File: flow/run.sh
#!/bin/bash
# the make line also repeats each setting of config.mk as NAME=value (left out here)
make -C /OpenROAD-flow-scripts/flow DESIGN_CONFIG=/design/flow/config.mk WORK_HOME=/design/flow/orfs CLKGATE_MAP_FILE= finish
File: flow/config.mk
export PLATFORM = sky130hd
export DESIGN_NAME = mips
export DESIGN_NICKNAME = mips
export VERILOG_FILES = /design/flow/design.v
export SDC_FILE = /design/flow/constraint.sdc
export NUM_CORES = 4
export LEC_CHECK = 0
export CAP_MARGIN = 20
export CORE_MARGIN = 2
export CORE_UTILIZATION = 65
export CTS_CLUSTER_DIAMETER = 51
export SETUP_SLACK_MARGIN = 2.73
export SLEW_MARGIN = 20
export TNS_END_PERCENT = 5
File: flow/constraint.sdc
create_clock -name core_clock -period 10.3 [get_ports {clk}]
set_input_delay 2.0600 -clock core_clock [delete_from_list [all_inputs] [get_ports {clk}]]
set_output_delay 2.0600 -clock core_clock [all_outputs]
set_load 0.01 [all_outputs]
File: flow/design.v
module maindec(
	input	[ 5:0]	op,
	output			memtoreg, memwrite, branch, alusrc, regdst, regwrite, jump,
	output	[ 1:0]	aluop,
	output			mulORreg, pcORreg, hilo, dstOR31, jr, wehi, welo,
	input [5:0] funct);
	reg 	[ 15:0]	controls;
	assign {regwrite, regdst, alusrc, branch, memwrite, memtoreg, jump, aluop, 
				mulORreg, pcORreg, hilo, dstOR31, jr, wehi, welo} = controls;
	always @(*)
		case(op)
			6'b000000: begin
						  case(funct)
								6'b011001: controls <= 16'b0000000000000011;  
								6'b010010: controls <= 16'b1100000001010000;  
								6'b010000: controls <= 16'b1100000001000000;  
								6'b001000: controls <= 16'b0000000000000100;  
								default:	controls <=   16'b1100000100000000;    
						  endcase
						  end
			6'b100011: controls <= 16'b1010010000000000;  
			6'b101011: controls <= 16'b0010100000000000;  
			6'b000100: controls <= 16'b0001000010000000;  
			6'b001000: controls <= 16'b1010000000000000;  
			6'b000010: controls <= 16'b0000001000000000;  
			6'b000011: controls <= 16'b1000001000101000;  
			default:   controls <= 16'bxxxxxxxxxxxxxxxx;  
		endcase
endmodule
module aludec(
	input		[5:0]	funct,
	input		[1:0]	aluop,
	output reg	[2:0]	alucontrol );
	always @(*)
		case(aluop)
			2'b00: alucontrol <= 3'b010;   
			2'b01: alucontrol <= 3'b110;   
			default: case(funct)           
				6'b100000: alucontrol <= 3'b010;  
				6'b100010: alucontrol <= 3'b110;  
				6'b100100: alucontrol <= 3'b000;  
				6'b100101: alucontrol <= 3'b001;  
				6'b101010: alucontrol <= 3'b111;  
				default:   alucontrol <= 3'bxxx;  
			endcase
		endcase
endmodule
module alu(
	input		[31:0]	a, b, 
	input		[ 2:0]	alucont, 
	output reg	[31:0]	result,
	output			zero );
	wire	[31:0]	b2, sum, slt;
	assign b2 = alucont[2] ? ~b:b; 
	assign sum = a + b2 + alucont[2];
	assign slt = sum[31];
	always@(*)
		case(alucont[1:0])
			2'b00: result <= a & b;
			2'b01: result <= a | b;
			2'b10: result <= sum;
			2'b11: result <= slt;
		endcase
	assign zero = (result == 32'b0);
endmodule
module multiplier(
   input [31:0] a, b,
	output [63:0] c);
	assign c = a * b;
endmodule
module adder(
	input	[31:0]	a, b,
	output	[31:0]	y );
	assign y = a + b;
endmodule
module sl2(
	input	[31:0]	a,
	output	[31:0]	y );
	assign y = {a[29:0], 2'b00};
endmodule
module signext(
	input	[15:0]	a,
	output	[31:0]	y );
	assign y = {{16{a[15]}}, a};
endmodule
module Dreg(
   input clk, reset, we,
	input [31:0] d,
	output reg [31:0] q
);
	always@(posedge clk, posedge reset)
		if(reset) q <= 32'b0;
		else 
				if(we) q <= d;
				else q <= q;
endmodule
module flopr #(parameter WIDTH = 8) (
	input					clk, reset,
	input		[WIDTH-1:0]	d, 
	output reg	[WIDTH-1:0]	q);
	always @(posedge clk, posedge reset)
		if (reset) q <= 0;
		else       q <= d;
endmodule
module mux2 #(parameter WIDTH = 8) (
	input	[WIDTH-1:0]	d0, d1, 
	input				s, 
	output	[WIDTH-1:0]	y );
	assign y = s ? d1 : d0; 
endmodule
module regfile(	
	input			clk, 
	input			we3, 
	input 	[ 4:0]	ra1, ra2, wa3, 
	input	[31:0] 	wd3, 
	output 	[31:0] 	rd1, rd2,
	input	[ 4:0] 	ra4,
	output 	[31:0] 	rd4);
	reg		[31:0]	rf[31:0];
    always @(posedge clk)
        if (we3)
			if (~ wa3[4])
				rf[{0,wa3[3:0]}] <= wd3;
			else
				rf[{1,wa3[3:0]}] <= wd3;
	assign rd1 = (ra1 != 0) ? rf[ra1[4:0]] : 0;
	assign rd2 = (ra2 != 0) ? rf[ra2[4:0]] : 0;
	assign rd4 = (ra4 != 0) ? rf[ra4[4:0]] : 0;
endmodule
module controller(
	input	[5:0]	op, funct,
	input			zero,
	output			memtoreg, memwrite, pcsrc, alusrc, regdst, regwrite, jump,
	output	[2:0]	alucontrol,
	output			mulORreg, pcORreg, hilo, dstOR31, jr, wehi, welo);
	wire	[1:0]	aluop;
	wire			branch;
	maindec	md(op, memtoreg, memwrite, branch, alusrc, regdst, regwrite, jump, aluop,
					mulORreg, pcORreg, hilo, dstOR31, jr, wehi, welo, funct);
	aludec	ad(funct, aluop, alucontrol);
	assign pcsrc = branch & zero;
endmodule
module datapath(
	input			clk, reset, memtoreg, pcsrc, alusrc, regdst, regwrite, jump,
	input	[2:0]	alucontrol,
	output			zero,
	output	[31:0]	pc,
	input	[31:0]	instr,
	output	[31:0]	aluout, writedata,
	input	[31:0]	readdata,
	input	[ 4:0]	dispSel,
	output	[31:0]	dispDat,
	input mulORreg, pcORreg, hilo, dstOR31, jr, wehi, welo);
	wire [4:0]  writereg, writereg_result;
	wire [31:0] pcnext, pcnextbr, pcplus4, pcbranch, signimm, signimmsh, srca, srcb, memtoreg_result;
	wire[63:0] product;
	wire [31:0] outHi, outLo, outHiLo, mulORreg_result, pcORreg_result, jrmux_result;
	flopr #(32) pcreg(clk, reset, jrmux_result, pc);
	adder       pcadd1(pc, 32'b100, pcplus4);
	sl2         immsh(signimm, signimmsh);
	adder       pcadd2(pcplus4, signimmsh, pcbranch);
	mux2 #(32)  pcbrmux(pcplus4, pcbranch, pcsrc, pcnextbr);
	mux2 #(32)  pcmux(pcnextbr, {pcplus4[31:28], instr[25:0], 2'b00}, jump, pcnext);
	mux2 #(32)  JRmux(pcnext, srca, jr, jrmux_result);
	regfile		rf(clk, regwrite, instr[25:21], instr[20:16], writereg, pcORreg_result, srca, writedata, dispSel, dispDat);
	mux2 #(5)	wrmux(instr[20:16], instr[15:11], regdst, writereg_result);
	mux2 #(5)	dst31Mux(writereg_result, 5'd31, dstOR31, writereg);
	mux2 #(32)	resmux(aluout, readdata, memtoreg, memtoreg_result);
	mux2 #(32) mulregMux(memtoreg_result, outHiLo, mulORreg, mulORreg_result);
	mux2 #(32) PCregMux(mulORreg_result, pcplus4, pcORreg, pcORreg_result);
	signext		se(instr[15:0], signimm);
	mux2 #(32)	srcbmux(writedata, signimm, alusrc, srcb);
	alu			alu(srca, srcb, alucontrol, aluout, zero);
	multiplier mul(srca, srcb, product);
	Dreg dhi(clk, reset, wehi, product[63:32], outHi);
	Dreg dlo(clk, reset, welo, product[31:0], outLo);
	mux2 #(32) HiLomux(outHi, outLo, hilo, outHiLo);
endmodule
module mips(
	input        	clk, reset,
	output	[31:0]	pc,
	input 	[31:0]	instr,
	output			memwrite,
	output	[31:0]	aluout, writedata,
	input 	[31:0]	readdata,
	input	[ 4:0]	dispSel,
	output	[31:0]	dispDat );
	wire 			memtoreg, pcsrc, zero, alusrc, regdst, regwrite, jump;
	wire	[2:0] 	alucontrol;
	wire			mulORreg, pcORreg, hilo, dstOR31, jr, wehi, welo;
	controller c(instr[31:26], instr[5:0], zero,
				memtoreg, memwrite, pcsrc,
				alusrc, regdst, regwrite, jump,
				alucontrol,
				mulORreg, pcORreg, hilo, dstOR31, jr, wehi, welo);
	datapath dp(clk, reset, memtoreg, pcsrc,
				alusrc, regdst, regwrite, jump,
				alucontrol, zero, pc, instr, aluout, 
				writedata, readdata, dispSel, dispDat,
				mulORreg, pcORreg, hilo, dstOR31, jr, wehi, welo);
endmodule
==> flow_metrics.env, run 1 <==
# yosys + openroad results
export IMPL_status="aborted with a tool error"
export IMPL_haltStage="global routing (5_1_grt)"
export IMPL_synth_warnings=6
export IMPL_fp_nets=9225
export IMPL_yosys_area_sq_um=98230
export IMPL_clockRootBuffer="clkbuf_16"
export IMPL_top_area_cell="edfxtp_1"
export IMPL_row_count=142
export IMPL_die_h_um=392.7
export IMPL_synth_flops=1120
export IMPL_yosys_cells=7931
export IMPL_top_cells_by_count="1,037 x inv_1, 1,024 x edfxtp_1, 898 x fa_1, 832 x mux4_2, 774 x nor2_1"
export IMPL_placed_cells=10780
export IMPL_htreeDepth=4
export IMPL_topCombFamilyByArea="adder cells"
export IMPL_place_ws_ps=-1970
export IMPL_ff_type="edfxtp_1"
export IMPL_yosysTopAreaCellShare_pct=31.30
export IMPL_placed_cell_area_sq_um=112100
export IMPL_initCoreUtil_pct=65.51
export IMPL_edf_count=1024
export IMPL_clk_path_buf_depth=3
export IMPL_synth_cell_types=94
export IMPL_cts_made_buffers=132
export IMPL_cts_sinks=1120
export IMPL_gp_congestion=1.065
export IMPL_dieArea_sq_um=154200
export IMPL_io_pins=200
export IMPL_synthMostInstantiatedCell="inv_1"
export IMPL_ys_seq_share_pct=33.75
export IMPL_synth_area_top_cells="edfxtp_1 31%, mux4_2 19%, fa_1 18%"
export IMPL_die_w_um=392.7
export IMPL_dp_final_hpwl_um=291000
export IMPL_synthMuxAreaShare_pct=22.02
export IMPL_synth_avg_cell_area_sq_um=12.39
export IMPL_cts_hold_fix_buffers=0
export IMPL_async_reset_ff_share_pct=8.571
export IMPL_core_area_sq_um=150000
export IMPL_syn_inst=7931
export IMPL_simple_gate_area_share_pct=8.588
export IMPL_port_buffers=199
export IMPL_adder_share_pct=22.69
export IMPL_syn_area_sq_um=98230
export IMPL_synthXorXnorAreaFrac_pct=1.453
export IMPL_compound_area_share_pct=5.110
## repair_timing
item	in CTS
resized	340
endpoints found under the setup margin	995
pin swaps	100
setup buffers	76
hold endpoints to repair	0
gates cloned	16
==> run 2, diff against run 1 <==
Settings changed: CORE_UTILIZATION 65 to 72, CTS_CLUSTER_DIAMETER 51 to not set, PLACE_DENSITY set to 0.66, SETUP_SLACK_MARGIN 2.73 to 1.32, TNS_END_PERCENT 5 to not set.
Clock period 10.3 ns to 10.4 ns, I/O delays scaled along.
==> run 2 against run 1 <==
Against the previous run: area after synthesis did not move; the flow again stops in global routing (5_1_grt); die size decreased by 9.6%; synthesized cell count unchanged.
==> flow_metrics.env, run 2 <==
# yosys + openroad results
export IMPL_port_buffers=199
export IMPL_core_area_sq_um=135500
export IMPL_die_w_um=373.4
export IMPL_status="aborted with a tool error"
export IMPL_synth_avg_cell_area_sq_um=12.39
export IMPL_yosys_cells=7931
export IMPL_ys_seq_share_pct=33.75
export IMPL_initCoreUtil_pct=72.51
export IMPL_yosysTopAreaCellShare_pct=31.30
export IMPL_cts_sinks=1120
export IMPL_ff_type="edfxtp_1"
export IMPL_adder_share_pct=22.69
export IMPL_syn_inst=7931
export IMPL_firstError="[ERROR GRT-0116] Global routing finished with congestion. Check the congestion regions in the DRC Viewer."
export IMPL_htreeDepth=3
export IMPL_async_reset_ff_share_pct=8.571
export IMPL_compound_area_share_pct=5.110
export IMPL_top_cells_by_count="1,037 x inv_1, 1,024 x edfxtp_1, 898 x fa_1, 832 x mux4_2, 774 x nor2_1"
export IMPL_io_pins=200
export IMPL_die_h_um=373.4
export IMPL_syn_area_sq_um=98230
export IMPL_gr_total_overflow=7254
export IMPL_gp_congestion=1.062
export IMPL_placed_cell_area_sq_um=111900
export IMPL_synth_warnings=6
export IMPL_synthMuxAreaShare_pct=22.02
export IMPL_synthMostInstantiatedCell="inv_1"
export IMPL_yosys_area_sq_um=98230
export IMPL_synth_flops=1120
export IMPL_simple_gate_area_share_pct=8.588
export IMPL_cts_made_buffers=117
export IMPL_grt_use_total_pct=100.7
export IMPL_row_count=135
export IMPL_top_area_cell="edfxtp_1"
export IMPL_dieArea_sq_um=139400
export IMPL_placed_cells=10590
export IMPL_synth_cell_types=94
export IMPL_topCombFamilyByArea="adder cells"
export IMPL_clk_path_buf_depth=3
export IMPL_haltStage="global routing (5_1_grt)"
export IMPL_cts_hold_fix_buffers=0
export IMPL_synth_area_top_cells="edfxtp_1 31%, mux4_2 19%, fa_1 18%"
export IMPL_edf_count=1024
export IMPL_clockRootBuffer="clkbuf_16"
export IMPL_dp_final_hpwl_um=319900
export IMPL_synthXorXnorAreaFrac_pct=1.453
export IMPL_fp_nets=9225
[run 2: through the flow]
stage,hold slack (ps),utilization (%),setup slack (ps)
2_1_floorplan,444.4,-,-634.0
3_3_place_gp,459.0,82.55,-1576
3_5_place_dp,466.4,82.61,-1971
4_1_cts,479.2,88.83,-291.5
[run 2: repair_timing]
item | in CTS
cloned | 23
resized | 625
pin swaps | 179
buffers inserted | 149
setup endpoints to repair | 148
[run 2: per-layer routing]
| metal | overflow | track usage, % |
|---|---|---|
| met1 | 974 | 96.56 |
| met4 | 1584 | 103.5 |
| met5 | 145 | 86.62 |
| met3 | 1121 | 94.50 |
| met2 | 3430 | 109.9 |
==> run 3, diff against run 2 <==
Settings changed: ABC_AREA set to 0, CELL_PAD_IN_SITES_GLOBAL_PLACEMENT set to 0, CORE_ASPECT_RATIO set to 1.51, CORE_UTILIZATION 72 to 70, GPL_ROUTABILITY_DRIVEN set to 1, MAX_ROUTING_LAYER set to met4, MIN_ROUTING_LAYER set to met1, PLACE_DENSITY 0.66 to 0.67, SETUP_SLACK_MARGIN 1.32 to 3.08, TNS_END_PERCENT set to 60.
Clock period 10.4 ns to 10.8 ns, I/O delays scaled along.
==> run 3 against run 2 <==
Against the previous run: the run again fails in global routing (5_1_grt); synthesized cell count unchanged; die size up 2.9%; area after synthesis unchanged.
==> flow_metrics.env, run 3 <==
# yosys + openroad results
export IMPL_status="aborted with a tool error"
export IMPL_async_reset_ff_share_pct=8.571
export IMPL_htreeDepth=3
export IMPL_synth_area_top_cells="edfxtp_1 31%, mux4_2 19%, fa_1 18%"
export IMPL_die_h_um=464.3
export IMPL_gp_congestion=1.150
export IMPL_die_w_um=308.9
export IMPL_compound_area_share_pct=5.110
export IMPL_ff_type="edfxtp_1"
export IMPL_grt_use_total_pct=93.51
export IMPL_dp_final_hpwl_um=337200
export IMPL_topCombFamilyByArea="adder cells"
export IMPL_gr_total_overflow=3481
export IMPL_syn_area_sq_um=98230
export IMPL_yosys_cells=7931
export IMPL_haltStage="global routing (5_1_grt)"
export IMPL_clockRootBuffer="clkbuf_16"
export IMPL_core_area_sq_um=139200
export IMPL_top_area_cell="edfxtp_1"
export IMPL_synth_warnings=6
export IMPL_ys_seq_share_pct=33.75
export IMPL_io_pins=200
export IMPL_firstError="[ERROR GRT-0116] Global routing finished with congestion. Check the congestion regions in the DRC Viewer."
export IMPL_synthMostInstantiatedCell="inv_1"
export IMPL_adder_share_pct=22.69
export IMPL_fp_nets=9225
export IMPL_cts_sinks=1120
export IMPL_yosysTopAreaCellShare_pct=31.30
export IMPL_cts_made_buffers=104
export IMPL_synthMuxAreaShare_pct=22.02
export IMPL_placed_cell_area_sq_um=111400
export IMPL_synth_cell_types=94
export IMPL_synth_avg_cell_area_sq_um=12.39
export IMPL_initCoreUtil_pct=70.59
export IMPL_yosys_area_sq_um=98230
export IMPL_clk_path_buf_depth=3
export IMPL_syn_inst=7931
export IMPL_dieArea_sq_um=143400
export IMPL_row_count=168
export IMPL_top_cells_by_count="1,037 x inv_1, 1,024 x edfxtp_1, 898 x fa_1, 832 x mux4_2, 774 x nor2_1"
export IMPL_simple_gate_area_share_pct=8.588
export IMPL_synth_flops=1120
export IMPL_cts_hold_fix_buffers=0
export IMPL_port_buffers=199
export IMPL_synthXorXnorAreaFrac_pct=1.453
export IMPL_edf_count=1024
run 3: per-stage QoR:
step	setup slack, ps	setup TNS, ps	instances
2_1_floorplan	-314.0	-2707	7931
3_3_place_gp	-1430	-35960	10580
3_5_place_dp	-1735	-53600	10580
4_1_cts	-135.9	-677.3	10870
run 3: layer usage:
metal  GRT overflow  GRT usage [%]
met2           1913          102.8
met1            280          90.49
met3            384          84.52
met4            904          94.58
met5              -              -
run 3: what timing repair did:
| item | CTS |
|---|---|
| pin swaps | 87 |
| gates cloned | 13 |
| buffers inserted | 81 |
| endpoints found under the setup margin | 1012 |
| resized | 306 |
==> run 4, diff against run 3 <==
Settings changed: ABC_AREA 0 to not set, CAP_MARGIN 20 to 35, CELL_PAD_IN_SITES_DETAIL_PLACEMENT set to 2, CELL_PAD_IN_SITES_GLOBAL_PLACEMENT 0 to 2, CORE_ASPECT_RATIO 1.51 to 1.49, CORE_MARGIN 2 to 7, CORE_UTILIZATION 70 to 20, GPL_ROUTABILITY_DRIVEN 1 to not set, GPL_TIMING_DRIVEN set to 0, MAX_ROUTING_LAYER met4 to not set, PLACE_DENSITY 0.67 to not set, PLACE_DENSITY_LB_ADDON set to 0.1, SETUP_SLACK_MARGIN 3.08 to not set, TNS_END_PERCENT 60 to 15.
Clock period 10.8 ns to 12.0 ns, I/O delays scaled along.
==> run 4 against run 3 <==
Against the previous run: the layout now fails its checks (setup timing); die size increased to 3.6 times the previous value; synthesized cell count unchanged; area after synthesis unchanged.
==> flow_metrics.env, run 4 <==
# implementation run metrics
export IMPL_adder_share_pct=22.69
export IMPL_cts_reportedPaths_clkPinSlew_ps=60
export IMPL_gp_congestion=0.8975
export IMPL_clockRootBuffer="clkbuf_16"
export IMPL_finish_instance_area_sq_um=132400
export IMPL_crit_required_ps=12720
export IMPL_hold_path_class="reg -> reg"
export IMPL_gr_total_overflow=0
export IMPL_min_path_cells=2
export IMPL_synthMuxAreaShare_pct=22.02
export IMPL_cts_sinks=1120
export IMPL_timing_critical_path_to="dp.dhi.q[30]$_DFFE_PP0P_"
export IMPL_crit_cells=40
export IMPL_final_period_utilization_pct=102.4
export IMPL_grt_first_pass_wirelength_um=911400
export IMPL_ff_type="edfxtp_1"
export IMPL_dp_final_hpwl_um=579600
export IMPL_synth_cell_types=94
export IMPL_fp_nets=9225
export IMPL_wl_um=711700
export IMPL_cts_tree="done"
export IMPL_finalHoldViolations=0
export IMPL_clk_latency_ps=910
export IMPL_clk_path_buf_depth=4
export IMPL_critPathCaptureType="flip-flop"
export IMPL_synthXorXnorAreaFrac_pct=1.453
export IMPL_tns_ps=-1251
export IMPL_drt_pass1_iter_count=5
export IMPL_rr_worst_depth=38
export IMPL_syn_area_sq_um=98230
export IMPL_die_h_um=869.5
export IMPL_core_area_sq_um=489900
export IMPL_crit_path_max_fanout=10
export IMPL_route_detailed_drc=0
export IMPL_holdPathEnd="dp.dhi.q[9]$_DFFE_PP0P_"
export IMPL_grt_max_degree=65
export IMPL_warnings=31
export IMPL_cap_viol_max_count=0
export IMPL_min_period_ps=12290
export IMPL_async_reset_ff_share_pct=8.571
export IMPL_simple_gate_area_share_pct=8.588
export IMPL_setup_viol=8
export IMPL_min_from="dp.dhi.q[9]$_DFFE_PP0P_"
export IMPL_synth_avg_cell_area_sq_um=12.39
export IMPL_yosys_cells=7931
export IMPL_clock_skew_final_ps=99.92
export IMPL_grt_pass1_vias=87640
export IMPL_worstPathArrival_ps=13010
export IMPL_grt_antenna_before_repair=45
export IMPL_dieArea_sq_um=511400
export IMPL_nNetsFinal=10460
export IMPL_syn_to_final_growth_pct=34.80
export IMPL_synthMostInstantiatedCell="inv_1"
export IMPL_cp_slowest_cell="fa_1"
export IMPL_grt_use_total_pct=27.06
export IMPL_syn_inst=7931
export IMPL_compound_area_share_pct=5.110
export IMPL_topCombFamilyByArea="adder cells"
export IMPL_drtIter0Drc=6768
export IMPL_r2r_start="dp.rf.rf[4][12]$_DFFE_PP_"
export IMPL_cts_made_buffers=145
export IMPL_die_w_um=588.1
export IMPL_synth_flops=1120
export IMPL_checkFailReasons="setup timing"
export IMPL_worst_pin_slew_ps=1202
export IMPL_crit_path_frequent_cell="fa_1"
export IMPL_yosysTopAreaCellShare_pct=31.30
export IMPL_rsz0062_at_grt="true"
export IMPL_crit_type="in -> reg"
export IMPL_startpoint_type="input pin"
export IMPL_vias=79270
export IMPL_cp_top_family="adder cells"
export IMPL_initCoreUtil_pct=20.05
export IMPL_fillers=51930
export IMPL_ys_seq_share_pct=33.75
export IMPL_startpoint="instr[24]"
export IMPL_post_drt_wl_per_cell_um=45.10
export IMPL_holdWs_ps=486.6
export IMPL_top_cells_by_count="1,037 x inv_1, 1,024 x edfxtp_1, 898 x fa_1, 832 x mux4_2, 774 x nor2_1"
export IMPL_slowest_delay_ps=560
export IMPL_port_buffers=194
export IMPL_synth_warnings=6
export IMPL_top_area_cell="edfxtp_1"
export IMPL_row_count=314
export IMPL_synth_area_top_cells="edfxtp_1 31%, mux4_2 19%, fa_1 18%"
export IMPL_edf_count=1024
export IMPL_drv_slew=0
export IMPL_status="finished with violations"
export IMPL_cts_hold_fix_buffers=0
export IMPL_cp_num_buf_inv=16
export IMPL_ant_nets=0
export IMPL_placed_cell_area_sq_um=118400
export IMPL_r2r_slack_ps=1460
export IMPL_worst_slack_ps=-285.1
export IMPL_htreeDepth=4
export IMPL_io_pins=200
export IMPL_yosys_area_sq_um=98230
export IMPL_vias_per_cell=5.023
export IMPL_r2r_end="dp.dhi.q[30]$_DFFE_PP0P_"
export IMPL_fmax_mhz=81.40
export IMPL_relSlewSlack_pct=19.85
run 4: repair_timing:
item / CTS / global route
gates cloned: 5 / 6
setup buffers: 358 / 107
endpoints found under the setup margin: 726 / 27
pin swaps: 145 / 59
gates resized: 1121 / 127
run 4: cell type report:
cell class	instances	area, sq um	area share [%]
well taps	6478	8105	6.121
inverters	1050	4043	3.053
repair buffers	1106	15170	11.46
clock buffers	184	3901	2.946
clock inverters	71	563.0	0.4252
multi-input cells	5227	61550	46.48
flip-flops and latches	1120	33150	25.04
diodes	29	72.57	0.05480
plain buffers	518	5856	4.422
run 4: per-layer routing:
metal	GRT usage [%]	up-vias	routed length, um
li1	-	30730	-
met4	20.58	18	71030
met3	2.891	1266	27850
met5	0	-	131
met2	48.88	3002	362000
met1	28.96	44260	250700
run 4: through the flow:
| stage | instances | setup WS [ps] | utilization [%] |
|---|---|---|---|
| final | 15780 | -285.1 | 27.03 |
| after global routing | 15770 | -360.4 | 27.02 |
| after CTS | 15650 | -299.9 | 26.74 |
| after detailed placement | 15050 | -6856 | 24.18 |
| after global placement | 14600 | -11000 | 22.12 |
| after floorplan | 7931 | 2.385 | - |
==> run 5, diff against run 4 <==
Settings changed: CAP_MARGIN 35 to 20, CELL_PAD_IN_SITES_DETAIL_PLACEMENT 2 to not set, CELL_PAD_IN_SITES_GLOBAL_PLACEMENT 2 to not set, CORE_ASPECT_RATIO 1.49 to not set, CORE_MARGIN 7 to 2, CORE_UTILIZATION 20 to 66, GPL_TIMING_DRIVEN 0 to not set, MIN_ROUTING_LAYER met1 to not set, PLACE_DENSITY_LB_ADDON 0.1 to not set, SETUP_SLACK_MARGIN set to 2.6, TNS_END_PERCENT 15 to not set.
Clock period 12.0 ns to 9.94 ns, I/O delays scaled along.
==> run 5 against run 4 <==
Against the previous run: the run now fails in global routing (5_1_grt); area after synthesis unchanged; synthesized cell count stayed put; die size down 70%.
==> flow_metrics.env, run 5 <==
# yosys + openroad results
export IMPL_synthXorXnorAreaFrac_pct=1.453
export IMPL_synth_warnings=6
export IMPL_yosysTopAreaCellShare_pct=31.30
export IMPL_yosys_area_sq_um=98230
export IMPL_fp_nets=9225
export IMPL_cts_sinks=1120
export IMPL_ff_type="edfxtp_1"
export IMPL_cts_hold_fix_buffers=0
export IMPL_initCoreUtil_pct=66.44
export IMPL_synthMuxAreaShare_pct=22.02
export IMPL_clk_path_buf_depth=3
export IMPL_die_w_um=389.8
export IMPL_top_area_cell="edfxtp_1"
export IMPL_synthMostInstantiatedCell="inv_1"
export IMPL_row_count=141
export IMPL_compound_area_share_pct=5.110
export IMPL_topCombFamilyByArea="adder cells"
export IMPL_simple_gate_area_share_pct=8.588
export IMPL_dieArea_sq_um=151900
export IMPL_syn_area_sq_um=98230
export IMPL_die_h_um=389.8
export IMPL_dp_final_hpwl_um=283900
export IMPL_edf_count=1024
export IMPL_yosys_cells=7931
export IMPL_synth_area_top_cells="edfxtp_1 31%, mux4_2 19%, fa_1 18%"
export IMPL_synth_avg_cell_area_sq_um=12.39
export IMPL_top_cells_by_count="1,037 x inv_1, 1,024 x edfxtp_1, 898 x fa_1, 832 x mux4_2, 774 x nor2_1"
export IMPL_core_area_sq_um=147800
export IMPL_io_pins=200
export IMPL_htreeDepth=3
export IMPL_placed_cell_area_sq_um=112400
export IMPL_async_reset_ff_share_pct=8.571
export IMPL_clockRootBuffer="clkbuf_16"
export IMPL_adder_share_pct=22.69
export IMPL_haltStage="global routing (5_1_grt)"
export IMPL_port_buffers=199
export IMPL_status="aborted with a tool error"
export IMPL_ys_seq_share_pct=33.75
export IMPL_synth_flops=1120
export IMPL_synth_cell_types=94
export IMPL_syn_inst=7931
export IMPL_cts_made_buffers=116
export IMPL_gp_congestion=1.076
run 5: what timing repair did:
| item | in CTS |
|---|---|
| pin swaps | 184 |
| resized | 481 |
| endpoints found under the setup margin | 1072 |
| gates cloned | 17 |
| setup buffers | 132 |
run 5: stage by stage:
| stage | hold slack [ps] | worst slack (ps) | TNS, ps | cells |
|---|---|---|---|---|
| 3_5_place_dp | 466.2 | -1988 | -67550 | 10740 |
| 3_3_place_gp | 457.1 | -1817 | -58860 | 10740 |
| 4_1_cts | 482.5 | -635.8 | -9160 | 11110 |
| 2_1_floorplan | 444.4 | -1002 | -19200 | 7931 |
==> run 6, diff against run 5 <==
Settings changed: ABC_AREA set to 0, CELL_PAD_IN_SITES_GLOBAL_PLACEMENT set to 1, CORE_ASPECT_RATIO set to 1.51, CORE_UTILIZATION 66 to 61, GPL_ROUTABILITY_DRIVEN set to 0, MAX_ROUTING_LAYER set to met4, MIN_ROUTING_LAYER set to met1, PLACE_DENSITY set to 0.67, SETUP_SLACK_MARGIN 2.6 to 3.08, TNS_END_PERCENT set to 60.
Clock period 9.94 ns to 10.8 ns, I/O delays scaled along.
==> run 6 against run 5 <==
Against the previous run: the layout now fails its checks (setup timing); area after synthesis unchanged; synthesized cell count unchanged; die size increased by 8.2%.
==> flow_metrics.env, run 6 <==
# implementation run metrics
export IMPL_status="finished with violations"
export IMPL_checkFailReasons="setup timing"
export IMPL_grt_pass1_vias=82520
export IMPL_ys_seq_share_pct=33.75
export IMPL_cts_tree="done"
export IMPL_synth_warnings=6
export IMPL_syn_area_sq_um=98230
export IMPL_initCoreUtil_pct=61.18
export IMPL_hold_path_class="reg -> reg"
export IMPL_io_pins=200
export IMPL_yosys_area_sq_um=98230
export IMPL_post_drt_wl_per_cell_um=37.96
export IMPL_cts_made_buffers=105
export IMPL_startpoint_type="input pin"
export IMPL_min_from="dp.dhi.q[1]$_DFFE_PP0P_"
export IMPL_compound_area_share_pct=5.110
export IMPL_finalHoldViolations=0
export IMPL_min_path_cells=2
export IMPL_vias=80300
export IMPL_drtIter0Drc=12030
export IMPL_critPathCaptureType="flip-flop"
export IMPL_drv_slew=0
export IMPL_clk_latency_ps=790
export IMPL_synth_area_top_cells="edfxtp_1 31%, mux4_2 19%, fa_1 18%"
export IMPL_holdWs_ps=476.8
export IMPL_die_w_um=330.6
export IMPL_synth_cell_types=94
export IMPL_rr_worst_depth=33
export IMPL_cts_sinks=1120
export IMPL_crit_path_frequent_cell="fa_1"
export IMPL_crit_cells=42
export IMPL_relSlewSlack_pct=21.27
export IMPL_dieArea_sq_um=164300
export IMPL_top_cells_by_count="1,037 x inv_1, 1,024 x edfxtp_1, 898 x fa_1, 832 x mux4_2, 774 x nor2_1"
export IMPL_die_h_um=497.1
export IMPL_startpoint="instr[16]"
export IMPL_synth_avg_cell_area_sq_um=12.39
export IMPL_yosys_cells=7931
export IMPL_wl_um=427700
export IMPL_cp_num_buf_inv=14
export IMPL_warnings=35
export IMPL_top_area_cell="edfxtp_1"
export IMPL_fp_nets=9225
export IMPL_drt_pass1_iter_count=8
export IMPL_dp_final_hpwl_um=289400
export IMPL_holdPathEnd="dp.dhi.q[1]$_DFFE_PP0P_"
export IMPL_yosysTopAreaCellShare_pct=31.30
export IMPL_syn_inst=7931
export IMPL_grt_first_pass_wirelength_um=600900
export IMPL_vias_per_cell=7.128
export IMPL_crit_required_ps=11450
export IMPL_slowest_delay_ps=580
export IMPL_rsz0062_at_grt="true"
export IMPL_worst_slack_ps=-194.9
export IMPL_r2r_start="dp.rf.rf[11][7]$_DFFE_PP_"
export IMPL_gr_total_overflow=0
export IMPL_cp_top_family="adder cells"
export IMPL_core_area_sq_um=160600
export IMPL_worst_pin_slew_ps=1178
export IMPL_cts_reportedPaths_clkPinSlew_ps=70
export IMPL_tns_ps=-2334
export IMPL_clk_path_buf_depth=3
export IMPL_synthMuxAreaShare_pct=22.02
export IMPL_synthXorXnorAreaFrac_pct=1.453
export IMPL_r2r_end="dp.dhi.q[17]$_DFFE_PP0P_"
export IMPL_edf_count=1024
export IMPL_clockRootBuffer="clkbuf_16"
export IMPL_crit_path_max_fanout=11
export IMPL_finish_instance_area_sq_um=120600
export IMPL_simple_gate_area_share_pct=8.588
export IMPL_syn_to_final_growth_pct=22.72
export IMPL_grt_max_degree=141
export IMPL_timing_critical_path_to="dp.dhi.q[26]$_DFFE_PP0P_"
export IMPL_clock_skew_final_ps=79.84
export IMPL_place_ws_ps=-1608
export IMPL_worstPathArrival_ps=11650
export IMPL_synth_flops=1120
export IMPL_adder_share_pct=22.69
export IMPL_async_reset_ff_share_pct=8.571
export IMPL_cp_slowest_cell="fa_1"
export IMPL_ff_type="edfxtp_1"
export IMPL_fmax_mhz=90.95
export IMPL_cts_hold_fix_buffers=0
export IMPL_ant_nets=0
export IMPL_row_count=181
export IMPL_htreeDepth=3
export IMPL_crit_type="in -> reg"
export IMPL_r2r_slack_ps=1200
export IMPL_nNetsFinal=10320
export IMPL_port_buffers=199
export IMPL_grt_antenna_before_repair=36
export IMPL_route_detailed_drc=0
export IMPL_min_period_ps=10990
export IMPL_final_period_utilization_pct=101.8
export IMPL_topCombFamilyByArea="adder cells"
export IMPL_placed_cell_area_sq_um=111400
export IMPL_cap_viol_max_count=0
export IMPL_synthMostInstantiatedCell="inv_1"
export IMPL_setup_viol=15
export IMPL_grt_use_total_pct=54.61
run 6: stage by stage:
| stage | utilization, % | cells |
|---|---|---|
| 2_1_floorplan | - | 7931 |
| 3_3_place_gp | 69.36 | 10800 |
| 3_5_place_dp | 69.37 | 10800 |
| 4_1_cts | 73.65 | 11160 |
| 5_1_grt | 75.08 | 11260 |
| 6_report | 75.08 | 11270 |
run 6: timing repair:
action                     4_1_cts  5_1_grt
setup endpoints to repair      686      944
buffers inserted               134       63
gates cloned                    23        1
pin swaps                      121      165
gates resized                  341      393
run 6: area by class of cell:
type / count / area [sq um]
antenna: 44 / 110.1
clock buffer: 124 / 2720
clock inverter: 72 / 867.1
fill: 10360 / 40010
inverter: 1050 / 3984
multi-input combinational: 5227 / 61800
sequential: 1120 / 33150
tap: 2104 / 2633
timing repair buffer: 1524 / 15290
run 6: metal layers:
metal	routed length (um)	GRT usage, %
met1	119700	57.14
met2	187700	77.95
met3	64760	22.76
met4	55470	49.44
met5	0	-
==> run 7, diff against run 6 <==
Settings changed: ABC_AREA 0 to 1, CAP_MARGIN 20 to 35, CELL_PAD_IN_SITES_DETAIL_PLACEMENT set to 2, CELL_PAD_IN_SITES_GLOBAL_PLACEMENT 1 to 2, CORE_MARGIN 2 to 7, CORE_UTILIZATION 61 to 35, CTS_CLUSTER_SIZE set to 25, GPL_ROUTABILITY_DRIVEN 0 to not set, GPL_TIMING_DRIVEN set to 0, PLACE_DENSITY 0.67 to not set, PLACE_DENSITY_LB_ADDON set to 0.1, SETUP_SLACK_MARGIN 3.08 to not set, SLEW_MARGIN 20 to 40, TNS_END_PERCENT 60 to 15.
Clock period 10.8 ns to 12.0 ns, I/O delays scaled along.
==> run 7 against run 6 <==
Against the previous run: the flow now stops in global routing (5_1_grt); die size is 89% higher; synthesized cell count is 60% higher; area after synthesis grew 5.1%.
==> flow_metrics.env, run 7 <==
# yosys + openroad results
export IMPL_ys_seq_share_pct=32.10
export IMPL_firstError="[ERROR GRT-0116] Global routing finished with congestion. Check the congestion regions in the DRC Viewer."
export IMPL_initCoreUtil_pct=35.24
export IMPL_top_cells_by_count="1,637 x nand2_1, 1,606 x nor2_1, 1,604 x inv_1, 1,506 x o21ai_0, 1,024 x edfxtp_1"
export IMPL_adder_share_pct=21.34
export IMPL_synthMostInstantiatedCell="nand2_1"
export IMPL_cts_made_buffers=142
export IMPL_die_h_um=681.5
export IMPL_synthMuxAreaShare_pct=0
export IMPL_core_area_sq_um=293100
export IMPL_gr_total_overflow=9771
export IMPL_cts_hold_fix_buffers=0
export IMPL_synth_cell_types=65
export IMPL_fp_nets=13980
export IMPL_yosys_cells=12690
export IMPL_async_reset_ff_share_pct=8.571
export IMPL_ff_type="edfxtp_1"
export IMPL_synth_warnings=6
export IMPL_topCombFamilyByArea="adder cells"
export IMPL_haltStage="global routing (5_1_grt)"
export IMPL_synth_avg_cell_area_sq_um=8.142
export IMPL_synth_flops=1120
export IMPL_port_buffers=193
export IMPL_grt_use_total_pct=83.17
export IMPL_row_count=244
export IMPL_place_ws_ps=-4519
export IMPL_dieArea_sq_um=310800
export IMPL_simple_gate_area_share_pct=16.88
export IMPL_clk_path_buf_depth=4
export IMPL_cts_sinks=1120
export IMPL_placed_cells=17100
export IMPL_status="aborted with a tool error"
export IMPL_dp_final_hpwl_um=835600
export IMPL_syn_area_sq_um=103300
export IMPL_htreeDepth=4
export IMPL_io_pins=200
export IMPL_synthXorXnorAreaFrac_pct=0.9667
export IMPL_gp_congestion=1.284
export IMPL_synth_area_top_cells="edfxtp_1 30%, fa_1 17%, o21ai_0 7.3%"
export IMPL_yosysTopAreaCellShare_pct=29.77
export IMPL_clockRootBuffer="clkbuf_16"
export IMPL_die_w_um=456.1
export IMPL_placed_cell_area_sq_um=120900
export IMPL_compound_area_share_pct=18.64
export IMPL_syn_inst=12690
export IMPL_edf_count=1024
export IMPL_yosys_area_sq_um=103300
export IMPL_top_area_cell="edfxtp_1"
## run 7: repair_timing
item / in CTS
endpoints found under the hold margin: 0
pin swaps: 59
gates resized: 1299
cloned: 0
setup endpoints to repair: 82
buffers inserted: 122
## run 7: per-stage QoR
| stage | utilization, % |
|---|---|
| 4_1_cts | 44.83 |
| 3_3_place_gp | 37.53 |
| 2_1_floorplan | - |
| 3_5_place_dp | 41.26 |
## run 7: routing by layer
metal | global-route usage (%) | GRT overflow
met2 | 101.6 | 6553
met4 | 85.55 | 2639
met3 | 64.47 | 304
met5 | - | -
met1 | 78.70 | 275
==> run 8, diff against run 7 <==
Settings changed: ABC_AREA 1 to not set, CAP_MARGIN 35 to 20, CELL_PAD_IN_SITES_DETAIL_PLACEMENT 2 to not set, CELL_PAD_IN_SITES_GLOBAL_PLACEMENT 2 to not set, CORE_ASPECT_RATIO 1.51 to not set, CORE_MARGIN 7 to 2, CORE_UTILIZATION 35 to 68, CTS_CLUSTER_SIZE 25 to not set, GPL_TIMING_DRIVEN 0 to not set, MAX_ROUTING_LAYER met4 to not set, MIN_ROUTING_LAYER met1 to not set, PLACE_DENSITY set to 0.67, PLACE_DENSITY_LB_ADDON 0.1 to not set, SETUP_SLACK_MARGIN set to 2.32, SLEW_MARGIN 40 to 20, TNS_END_PERCENT 15 to not set.
Clock period 12.0 ns to 11.8 ns, I/O delays scaled along.
==> run 8 against run 7 <==
Against the previous run: the run again fails in global routing (5_1_grt); synthesized cell count decreased by 37%; die size decreased by 53%; area after synthesis decreased by 4.9%.
==> flow_metrics.env, run 8 <==
# yosys + openroad results
export IMPL_adder_share_pct=22.69
export IMPL_placed_cells=10410
export IMPL_haltStage="global routing (5_1_grt)"
export IMPL_synth_area_top_cells="edfxtp_1 31%, mux4_2 19%, fa_1 18%"
export IMPL_status="aborted with a tool error"
export IMPL_io_pins=200
export IMPL_firstError="[ERROR GRT-0232] Routing congestion too high. Check the congestion heatmap in the GUI."
export IMPL_cts_sinks=1120
export IMPL_die_w_um=384.1
export IMPL_dp_final_hpwl_um=281900
export IMPL_ff_type="edfxtp_1"
export IMPL_row_count=139
export IMPL_synth_avg_cell_area_sq_um=12.39
export IMPL_htreeDepth=3
export IMPL_yosys_area_sq_um=98230
export IMPL_clockRootBuffer="clkbuf_16"
export IMPL_ys_seq_share_pct=33.75
export IMPL_yosysTopAreaCellShare_pct=31.30
export IMPL_port_buffers=199
export IMPL_top_area_cell="edfxtp_1"
export IMPL_synth_flops=1120
export IMPL_core_area_sq_um=143500
export IMPL_gr_total_overflow=335
export IMPL_synth_warnings=6
export IMPL_cts_made_buffers=115
export IMPL_fp_nets=9225
export IMPL_dieArea_sq_um=147500
export IMPL_edf_count=1024
export IMPL_die_h_um=384.1
export IMPL_yosys_cells=7931
export IMPL_syn_area_sq_um=98230
export IMPL_topCombFamilyByArea="adder cells"
export IMPL_gp_congestion=1.108
export IMPL_top_cells_by_count="1,037 x inv_1, 1,024 x edfxtp_1, 898 x fa_1, 832 x mux4_2, 774 x nor2_1"
export IMPL_cts_hold_fix_buffers=0
export IMPL_synthMostInstantiatedCell="inv_1"
export IMPL_initCoreUtil_pct=68.46
export IMPL_synth_cell_types=94
export IMPL_async_reset_ff_share_pct=8.571
export IMPL_clk_path_buf_depth=3
export IMPL_synthXorXnorAreaFrac_pct=1.453
export IMPL_synthMuxAreaShare_pct=22.02
export IMPL_grt_use_total_pct=80.69
export IMPL_simple_gate_area_share_pct=8.588
export IMPL_syn_inst=7931
export IMPL_compound_area_share_pct=5.110
==> run 8: routing by layer <==
metal / GRT usage, % / GRT overflow
met1: 81.61 / 37
met4: 74.93 / 118
met2: 92.46 / 134
met5: 48.64 / 10
met3: 71.74 / 36
==> run 8: what timing repair did <==
| action | 4_1_cts |
|---|---|
| endpoints found under the setup margin | 97 |
| buffers inserted | 176 |
| pin swaps | 131 |
| gates cloned | 14 |
| gates resized | 471 |
==> run 8: stage by stage <==
stage	utilization, %	cell area [sq um]	setup WS [ps]	setup TNS, ps
after CTS	81.61	117100	751.2	0
after detailed placement	76.36	109600	-609.8	-6105
after global placement	76.35	109600	-396.6	-3527
after floorplan	-	99390	486.0	0
==> run 9, diff against run 8 <==
Settings changed: CORE_ASPECT_RATIO set to 1.44, CORE_UTILIZATION 68 to 72, CTS_CLUSTER_DIAMETER set to 400, CTS_CLUSTER_SIZE set to 94, PLACE_DENSITY 0.67 to 0.39, SETUP_SLACK_MARGIN 2.32 to 1.83.
Clock period 11.8 ns to 12.3 ns, I/O delays scaled along.
==> run 9 against run 8 <==
Against the previous run: the run again fails in global routing (5_1_grt); synthesized cell count did not move; die size shrank 5.5%; area after synthesis unchanged.
==> flow_metrics.env, run 9 <==
# yosys + openroad results
export IMPL_simple_gate_area_share_pct=8.588
export IMPL_compound_area_share_pct=5.110
export IMPL_synthMuxAreaShare_pct=22.02
export IMPL_synth_cell_types=94
export IMPL_die_h_um=447.2
export IMPL_ys_seq_share_pct=33.75
export IMPL_port_buffers=199
export IMPL_yosysTopAreaCellShare_pct=31.30
export IMPL_cts_hold_fix_buffers=0
export IMPL_clockRootBuffer="clkbuf_16"
export IMPL_cts_sinks=1120
export IMPL_yosys_cells=7931
export IMPL_dieArea_sq_um=139500
export IMPL_firstError="[ERROR GRT-0116] Global routing finished with congestion. Check the congestion regions in the DRC Viewer."
export IMPL_initCoreUtil_pct=72.55
export IMPL_synthXorXnorAreaFrac_pct=1.453
export IMPL_cts_made_buffers=15
export IMPL_topCombFamilyByArea="adder cells"
export IMPL_async_reset_ff_share_pct=8.571
export IMPL_synthMostInstantiatedCell="inv_1"
export IMPL_synth_area_top_cells="edfxtp_1 31%, mux4_2 19%, fa_1 18%"
export IMPL_gp_congestion=1.146
export IMPL_die_w_um=311.8
export IMPL_top_cells_by_count="1,037 x inv_1, 1,024 x edfxtp_1, 898 x fa_1, 832 x mux4_2, 774 x nor2_1"
export IMPL_synth_flops=1120
export IMPL_clk_path_buf_depth=3
export IMPL_gr_total_overflow=1062
export IMPL_haltStage="global routing (5_1_grt)"
export IMPL_status="aborted with a tool error"
export IMPL_syn_inst=7931
export IMPL_edf_count=1024
export IMPL_adder_share_pct=22.69
export IMPL_synth_warnings=6
export IMPL_fp_nets=9225
export IMPL_ff_type="edfxtp_1"
export IMPL_top_area_cell="edfxtp_1"
export IMPL_syn_area_sq_um=98230
export IMPL_grt_use_total_pct=87.23
export IMPL_yosys_area_sq_um=98230
export IMPL_dp_final_hpwl_um=319800
export IMPL_htreeDepth=1
export IMPL_row_count=162
export IMPL_core_area_sq_um=135400
export IMPL_synth_avg_cell_area_sq_um=12.39
export IMPL_io_pins=200
==> run 9: metrics by stage <==
step / setup slack, ps / cell area, sq um / instances / TNS (ps)
2_1_floorplan: 885.7 / 99310 / 7931 / 0
3_3_place_gp: -421.1 / 107500 / 10090 / -4478
3_5_place_dp: -456.3 / 107500 / 10090 / -5509
4_1_cts: 1318 / 111800 / 10290 / 0
==> run 9: per-layer routing <==
| metal | GRT overflow | track usage, % |
|---|---|---|
| met5 | 24 | 64.09 |
| met4 | 385 | 88.28 |
| met3 | 142 | 78.67 |
| met2 | 424 | 97.68 |
| met1 | 87 | 85.21 |
==> run 9: what timing repair did <==
item / 4_1_cts
pin swaps: 116
setup buffers: 153
resized: 402
cloned: 27
setup endpoints to repair: 78
==> run 10, diff against run 9 <==
Settings changed: CORE_ASPECT_RATIO 1.44 to not set, CTS_CLUSTER_DIAMETER 400 to 262, CTS_CLUSTER_SIZE 94 to 58, PLACE_DENSITY 0.39 to 0.67, SETUP_SLACK_MARGIN 1.83 to not set.
Clock period 12.3 ns to 9.77 ns, I/O delays scaled along.
==> run 10 against run 9 <==
Against the previous run: the flow again stops in global routing (5_1_grt); die size about the same; area after synthesis unchanged; synthesized cell count unchanged.
==> flow_metrics.env, run 10 <==
# yosys + openroad results
export IMPL_status="aborted with a tool error"
export IMPL_haltStage="global routing (5_1_grt)"
export IMPL_firstError="[ERROR GRT-0116] Global routing finished with congestion. Check the congestion regions in the DRC Viewer."
export IMPL_port_buffers=199
export IMPL_synth_area_top_cells="edfxtp_1 31%, mux4_2 19%, fa_1 18%"
export IMPL_simple_gate_area_share_pct=8.588
export IMPL_synth_warnings=6
export IMPL_die_w_um=373.4
export IMPL_core_area_sq_um=135500
export IMPL_synth_avg_cell_area_sq_um=12.39
export IMPL_row_count=135
export IMPL_clockRootBuffer="clkbuf_16"
export IMPL_cts_made_buffers=23
export IMPL_dp_final_hpwl_um=303300
export IMPL_ys_seq_share_pct=33.75
export IMPL_syn_inst=7931
export IMPL_htreeDepth=1
export IMPL_io_pins=200
export IMPL_adder_share_pct=22.69
export IMPL_place_ws_ps=-2817
export IMPL_dieArea_sq_um=139400
export IMPL_edf_count=1024
export IMPL_synthMuxAreaShare_pct=22.02
export IMPL_gr_total_overflow=60
export IMPL_synth_flops=1120
export IMPL_top_cells_by_count="1,037 x inv_1, 1,024 x edfxtp_1, 898 x fa_1, 832 x mux4_2, 774 x nor2_1"
export IMPL_synth_cell_types=94
export IMPL_initCoreUtil_pct=72.51
export IMPL_ff_type="edfxtp_1"
export IMPL_clk_path_buf_depth=3
export IMPL_grt_use_total_pct=75.26
export IMPL_topCombFamilyByArea="adder cells"
export IMPL_syn_area_sq_um=98230
export IMPL_top_area_cell="edfxtp_1"
export IMPL_yosysTopAreaCellShare_pct=31.30
export IMPL_fp_nets=9225
export IMPL_async_reset_ff_share_pct=8.571
export IMPL_synthXorXnorAreaFrac_pct=1.453
export IMPL_synthMostInstantiatedCell="inv_1"
export IMPL_yosys_area_sq_um=98230
export IMPL_yosys_cells=7931
export IMPL_compound_area_share_pct=5.110
export IMPL_gp_congestion=1.111
export IMPL_cts_sinks=1120
export IMPL_die_h_um=373.4
## run 10: what timing repair did
action,CTS
buffers inserted,92
hold buffers,0
pin swaps,67
gates resized,237
cloned,13
setup endpoints to repair,57
## run 10: stage by stage
step	TNS [ps]	std cells	instance area (sq um)
floorplan	-23900	7931	99340
global placement	-80900	10550	111600
detailed placement	-87680	10550	111600
CTS	-12820	10690	114400
## run 10: metal layers
layer	GRT usage (%)	overflow
met1	75.68	0
met5	39.21	0
met2	90.25	23
met4	70.60	33
met3	62.66	4
==> run 11, diff against run 10 <==
Settings changed: CORE_UTILIZATION 72 to 66, CTS_CLUSTER_DIAMETER 262 to not set, CTS_CLUSTER_SIZE 58 to not set, PLACE_DENSITY 0.67 to not set, SETUP_SLACK_MARGIN set to -0.64.
Clock period 9.77 ns to 8.43 ns, I/O delays scaled along.
==> run 11 against run 10 <==
Against the previous run: the run again fails in global routing (5_1_grt); synthesized cell count did not move; die size rose by 9.0%; area after synthesis did not move.
==> flow_metrics.env, run 11 <==
# yosys + openroad results
export IMPL_initCoreUtil_pct=66.44
export IMPL_synth_flops=1120
export IMPL_grt_use_total_pct=75.99
export IMPL_core_area_sq_um=147800
export IMPL_gp_congestion=1.051
export IMPL_die_h_um=389.8
export IMPL_clockRootBuffer="clkbuf_16"
export IMPL_synth_area_top_cells="edfxtp_1 31%, mux4_2 19%, fa_1 18%"
export IMPL_die_w_um=389.8
export IMPL_placed_cell_area_sq_um=115200
export IMPL_synth_cell_types=94
export IMPL_yosys_cells=7931
export IMPL_ys_seq_share_pct=33.75
export IMPL_synthMuxAreaShare_pct=22.02
export IMPL_simple_gate_area_share_pct=8.588
export IMPL_cts_sinks=1120
export IMPL_yosysTopAreaCellShare_pct=31.30
export IMPL_syn_area_sq_um=98230
export IMPL_synth_warnings=6
export IMPL_status="aborted with a tool error"
export IMPL_compound_area_share_pct=5.110
export IMPL_port_buffers=199
export IMPL_top_cells_by_count="1,037 x inv_1, 1,024 x edfxtp_1, 898 x fa_1, 832 x mux4_2, 774 x nor2_1"
export IMPL_top_area_cell="edfxtp_1"
export IMPL_firstError="[ERROR GRT-0232] Routing congestion too high. Check the congestion heatmap in the GUI."
export IMPL_synth_avg_cell_area_sq_um=12.39
export IMPL_topCombFamilyByArea="adder cells"
export IMPL_fp_nets=9225
export IMPL_haltStage="global routing (5_1_grt)"
export IMPL_synthMostInstantiatedCell="inv_1"
export IMPL_io_pins=200
export IMPL_edf_count=1024
export IMPL_dieArea_sq_um=151900
export IMPL_htreeDepth=3
export IMPL_clk_path_buf_depth=3
export IMPL_ff_type="edfxtp_1"
export IMPL_row_count=141
export IMPL_adder_share_pct=22.69
export IMPL_syn_inst=7931
export IMPL_synthXorXnorAreaFrac_pct=1.453
export IMPL_async_reset_ff_share_pct=8.571
export IMPL_yosys_area_sq_um=98230
export IMPL_dp_final_hpwl_um=294400
export IMPL_cts_made_buffers=116
export IMPL_gr_total_overflow=158
run 11: what timing repair did:
action / CTS
buffers inserted: 47
setup endpoints to repair: 66
gates resized: 207
cloned: 9
hold buffers: 0
pin swaps: 48
run 11: through the flow:
step	hold WS (ps)	cells	setup WS [ps]	utilization (%)
global placement	459.7	11090	-2893	77.89
CTS	484.0	11350	-2017	81.79
detailed placement	473.8	11090	-3127	77.89
floorplan	444.4	7931	-2210	-
run 11: layer usage:
layer	overflow	GRT usage (%)
met5	0	39.33
met2	76	89.91
met4	63	72.05
met3	13	65.20
met1	6	75.85
==> run 12, diff against run 11 <==
Settings changed: CAP_MARGIN 20 to 0, CORE_ASPECT_RATIO set to 0.94, CORE_UTILIZATION 66 to 72, CTS_CLUSTER_DIAMETER set to 47, CTS_CLUSTER_SIZE set to 58, PLACE_DENSITY_LB_ADDON set to 0.01, SETUP_SLACK_MARGIN -0.64 to 2.76.
Clock period 8.43 ns to 9.77 ns, I/O delays scaled along.
==> run 12 against run 11 <==
Against the previous run: the flow stops in clock tree synthesis (4_1_cts); synthesized cell count is the same; die size shrank 8.2%; area after synthesis is the same.
==> flow_metrics.env, run 12 <==
# yosys + openroad results
export IMPL_status="aborted with a tool error"
export IMPL_haltStage="clock tree synthesis (4_1_cts)"
export IMPL_firstError="[ERROR DPL-0033] detailed placement checks failed during check placement."
export IMPL_placed_cell_area_sq_um=112300
export IMPL_top_cells_by_count="1,037 x inv_1, 1,024 x edfxtp_1, 898 x fa_1, 832 x mux4_2, 774 x nor2_1"
export IMPL_async_reset_ff_share_pct=8.571
export IMPL_row_count=131
export IMPL_synth_avg_cell_area_sq_um=12.39
export IMPL_io_pins=200
export IMPL_ff_type="edfxtp_1"
export IMPL_gp_congestion=1.101
export IMPL_fp_nets=9225
export IMPL_yosys_cells=7931
export IMPL_die_w_um=385.0
export IMPL_dp_final_hpwl_um=334300
export IMPL_top_area_cell="edfxtp_1"
export IMPL_synth_flops=1120
export IMPL_die_h_um=362.1
export IMPL_edf_count=1024
export IMPL_topCombFamilyByArea="adder cells"
export IMPL_synthMuxAreaShare_pct=22.02
export IMPL_synth_area_top_cells="edfxtp_1 31%, mux4_2 19%, fa_1 18%"
export IMPL_core_area_sq_um=135600
export IMPL_synth_warnings=6
export IMPL_simple_gate_area_share_pct=8.588
export IMPL_adder_share_pct=22.69
export IMPL_dieArea_sq_um=139400
export IMPL_port_buffers=199
export IMPL_initCoreUtil_pct=72.47
export IMPL_syn_area_sq_um=98230
export IMPL_synthMostInstantiatedCell="inv_1"
export IMPL_synth_cell_types=94
export IMPL_compound_area_share_pct=5.110
export IMPL_ys_seq_share_pct=33.75
export IMPL_syn_inst=7931
export IMPL_synthXorXnorAreaFrac_pct=1.453
export IMPL_yosysTopAreaCellShare_pct=31.30
export IMPL_yosys_area_sq_um=98230
-- run 12: stage by stage --
step | TNS [ps] | hold slack (ps) | instances | setup WS, ps
detailed placement | -87600 | 470.6 | 10640 | -2373
global placement | -76750 | 460.3 | 10640 | -2029
floorplan | -24420 | 444.4 | 7931 | -1138
==> run 13, diff against run 12 <==
Settings changed: CAP_MARGIN 0 to 20, CORE_ASPECT_RATIO 0.94 to not set, CORE_UTILIZATION 72 to 70, CTS_CLUSTER_DIAMETER 47 to not set, CTS_CLUSTER_SIZE 58 to not set, PLACE_DENSITY set to 0.9, PLACE_DENSITY_LB_ADDON 0.01 to not set, SETUP_SLACK_MARGIN 2.76 to 2.32.
Clock period 9.77 ns to 12.3 ns, I/O delays scaled along.
==> run 13 against run 12 <==
Against the previous run: the flow stops in global routing (5_1_grt); die size increased by 2.8%; synthesized cell count unchanged; area after synthesis unchanged.
==> flow_metrics.env, run 13 <==
# yosys + openroad results
export IMPL_async_reset_ff_share_pct=8.571
export IMPL_cts_made_buffers=114
export IMPL_haltStage="global routing (5_1_grt)"
export IMPL_compound_area_share_pct=5.110
export IMPL_ff_type="edfxtp_1"
export IMPL_clockRootBuffer="clkbuf_16"
export IMPL_yosysTopAreaCellShare_pct=31.30
export IMPL_die_w_um=378.6
export IMPL_cts_sinks=1120
export IMPL_grt_use_total_pct=90.69
export IMPL_syn_area_sq_um=98230
export IMPL_place_ws_ps=-296.5
export IMPL_simple_gate_area_share_pct=8.588
export IMPL_dp_final_hpwl_um=304900
export IMPL_initCoreUtil_pct=70.49
export IMPL_synth_avg_cell_area_sq_um=12.39
export IMPL_synthMostInstantiatedCell="inv_1"
export IMPL_synthMuxAreaShare_pct=22.02
export IMPL_gp_congestion=1.067
export IMPL_firstError="[ERROR GRT-0116] Global routing finished with congestion. Check the congestion regions in the DRC Viewer."
export IMPL_yosys_area_sq_um=98230
export IMPL_clk_path_buf_depth=3
export IMPL_synth_area_top_cells="edfxtp_1 31%, mux4_2 19%, fa_1 18%"
export IMPL_top_cells_by_count="1,037 x inv_1, 1,024 x edfxtp_1, 898 x fa_1, 832 x mux4_2, 774 x nor2_1"
export IMPL_synth_warnings=6
export IMPL_synth_flops=1120
export IMPL_edf_count=1024
export IMPL_row_count=137
export IMPL_io_pins=200
export IMPL_fp_nets=9225
export IMPL_htreeDepth=3
export IMPL_dieArea_sq_um=143300
export IMPL_status="aborted with a tool error"
export IMPL_adder_share_pct=22.69
export IMPL_syn_inst=7931
export IMPL_synthXorXnorAreaFrac_pct=1.453
export IMPL_topCombFamilyByArea="adder cells"
export IMPL_die_h_um=378.6
export IMPL_ys_seq_share_pct=33.75
export IMPL_port_buffers=199
export IMPL_synth_cell_types=94
export IMPL_yosys_cells=7931
export IMPL_gr_total_overflow=2539
export IMPL_core_area_sq_um=139400
export IMPL_top_area_cell="edfxtp_1"
run 13: per-layer routing:
metal | GRT overflow | global-route usage [%]
met3 | 378 | 84.41
met4 | 647 | 89.44
met5 | 57 | 70.15
met1 | 317 | 89.53
met2 | 1140 | 99.32
run 13: stage by stage:
stage	area, sq um	instances	utilization [%]
floorplan	99390	7931	-
global placement	107400	10130	77.09
detailed placement	107400	10130	77.10
CTS	115400	10560	82.81
run 13: what timing repair did:
action                     in CTS
cloned                         21
hold buffers                    0
buffers inserted              192
pin swaps                     120
resized                       466
setup endpoints to repair     130
==> run 14, diff against run 13 <==
Settings changed: CORE_UTILIZATION 70 to 61, PLACE_DENSITY 0.9 to not set, SETUP_SLACK_MARGIN 2.32 to 0.73.
Clock period 12.3 ns to 6.6 ns, I/O delays scaled along.
==> run 14 against run 13 <==
Against the previous run: synthesized cell count stayed put; die size up 15%; now fails the layout checks on setup timing; area after synthesis is the same.
==> flow_metrics.env, run 14 <==
# implementation run metrics
export IMPL_status="finished with violations"
export IMPL_checkFailReasons="setup timing"
export IMPL_yosysTopAreaCellShare_pct=31.30
export IMPL_warnings=39
export IMPL_syn_inst=7931
export IMPL_clock_skew_final_ps=116.1
export IMPL_met1_length_um=127600
export IMPL_simple_gate_area_share_pct=8.588
export IMPL_grt_pass1_vias=85440
export IMPL_met2_length_um=183700
export IMPL_topCombFamilyByArea="adder cells"
export IMPL_drv_slew=0
export IMPL_cts_tree="done"
export IMPL_min_path_cells=2
export IMPL_synth_area_top_cells="edfxtp_1 31%, mux4_2 19%, fa_1 18%"
export IMPL_fillers=9336
export IMPL_die_w_um=405.3
export IMPL_synth_avg_cell_area_sq_um=12.39
export IMPL_adder_share_pct=22.69
export IMPL_cts_sinks=1120
export IMPL_ant_nets=0
export IMPL_cp_num_buf_inv=10
export IMPL_min_period_ps=10030
export IMPL_startpoint_type="input pin"
export IMPL_grt_antenna_before_repair=24
export IMPL_post_drt_wl_per_cell_um=36.49
export IMPL_route_detailed_drc=0
export IMPL_ff_type="edfxtp_1"
export IMPL_async_reset_ff_share_pct=8.571
export IMPL_slowest_delay_ps=580
export IMPL_setup_viol=704
export IMPL_grt_first_pass_wirelength_um=605800
export IMPL_crit_path_frequent_cell="fa_1"
export IMPL_crit_type="in -> reg"
export IMPL_grt_use_total_pct=52.76
export IMPL_cts_reportedPaths_clkPinSlew_ps=60
export IMPL_rr_worst_depth=36
export IMPL_cp_top_family="adder cells"
export IMPL_met3_length_um=68710
export IMPL_worstPathArrival_ps=10700
export IMPL_holdPathEnd="dp.dlo.q[20]$_DFFE_PP0P_"
export IMPL_relSlewSlack_pct=22.67
export IMPL_compound_area_share_pct=5.110
export IMPL_port_buffers=199
export IMPL_rsz0062_at_grt="true"
export IMPL_clk_latency_ps=900
export IMPL_min_from="dp.dlo.q[20]$_DFFE_PP0P_"
export IMPL_r2r_end="dp.dhi.q[25]$_DFFE_PP0P_"
export IMPL_synth_warnings=6
export IMPL_startpoint="instr[16]"
export IMPL_cap_viol_max_count=0
export IMPL_finish_instance_area_sq_um=126000
export IMPL_clockRootBuffer="clkbuf_16"
export IMPL_syn_to_final_growth_pct=28.31
export IMPL_timing_critical_path_to="dp.dhi.q[25]$_DFFE_PP0P_"
export IMPL_initCoreUtil_pct=61.32
export IMPL_nNetsFinal=10830
export IMPL_die_h_um=405.3
export IMPL_htreeDepth=3
export IMPL_top_area_cell="edfxtp_1"
export IMPL_core_area_sq_um=160200
export IMPL_row_count=147
export IMPL_ys_seq_share_pct=33.75
export IMPL_r2r_start="dp.rf.rf[28][9]$_DFFE_PP_"
export IMPL_grt_max_degree=104
export IMPL_vias=83270
export IMPL_crit_required_ps=7270
export IMPL_placed_cell_area_sq_um=117100
export IMPL_syn_area_sq_um=98230
export IMPL_cts_made_buffers=117
export IMPL_crit_cells=40
export IMPL_placed_cells=11370
export IMPL_top_cells_by_count="1,037 x inv_1, 1,024 x edfxtp_1, 898 x fa_1, 832 x mux4_2, 774 x nor2_1"
export IMPL_worst_pin_slew_ps=1157
export IMPL_wl_um=430900
export IMPL_crit_path_max_fanout=8
export IMPL_io_pins=200
export IMPL_gr_total_overflow=0
export IMPL_fp_nets=9225
export IMPL_routed_top_layer="met5"
export IMPL_synthMuxAreaShare_pct=22.02
export IMPL_dieArea_sq_um=164300
export IMPL_synth_flops=1120
export IMPL_edf_count=1024
export IMPL_yosys_area_sq_um=98230
export IMPL_synth_cell_types=94
export IMPL_hold_path_class="reg -> reg"
export IMPL_synthMostInstantiatedCell="inv_1"
export IMPL_finalHoldViolations=0
export IMPL_fmax_mhz=99.73
export IMPL_critPathCaptureType="flip-flop"
export IMPL_final_period_utilization_pct=151.9
export IMPL_cts_hold_fix_buffers=0
export IMPL_worst_slack_ps=-3427
export IMPL_synthXorXnorAreaFrac_pct=1.453
export IMPL_dp_final_hpwl_um=292000
export IMPL_cp_slowest_cell="fa_2"
export IMPL_drt_pass1_iter_count=7
export IMPL_stdcell_count=11810
export IMPL_drtIter0Drc=12810
export IMPL_clk_path_buf_depth=3
export IMPL_vias_per_cell=7.050
export IMPL_gp_congestion=1.069
export IMPL_yosys_cells=7931
export IMPL_r2r_slack_ps=-3150
[run 14: final cells by class]
type	count	area [sq um]	area share, %
Multi-Input combinational cell	5229	62510	49.60
Tap cell	2160	2703	2.144
Timing Repair Buffer	2019	19720	15.65
Antenna cell	14	35.03	0.02780
Clock buffer	140	3034	2.407
Sequential cell	1120	33150	26.30
Clock inverter	78	902.1	0.7158
Inverter	1050	3974	3.153
[run 14: per-stage QoR]
step	TNS (ps)	setup slack [ps]	hold WS, ps	utilization, %
after floorplan	-182870	-3674	444.4	-
after global placement	-1525640	-4643	455.9	73.12
after detailed placement	-1626110	-4739	467.2	73.12
after CTS	-293490	-3304	481.8	77.48
after global routing	-521140	-3624	498.6	78.65
final	-439070	-3427	475.0	78.67
[run 14: metal layers]
| layer | track usage [%] | vias to the layer above |
|---|---|---|
| met3 | 21.98 | 2784 |
| met4 | 46.86 | 22 |
| met5 | 0.4758 | - |
| li1 | - | 31410 |
| met2 | 76.24 | 8350 |
| met1 | 60.15 | 40700 |
[run 14: repair_timing]
item	4_1_cts	5_1_grt
resized	411	279
setup buffers	108	80
endpoints found under the hold margin	0	0
setup endpoints to repair	1152	1096
gates cloned	14	6
pin swaps	117	126
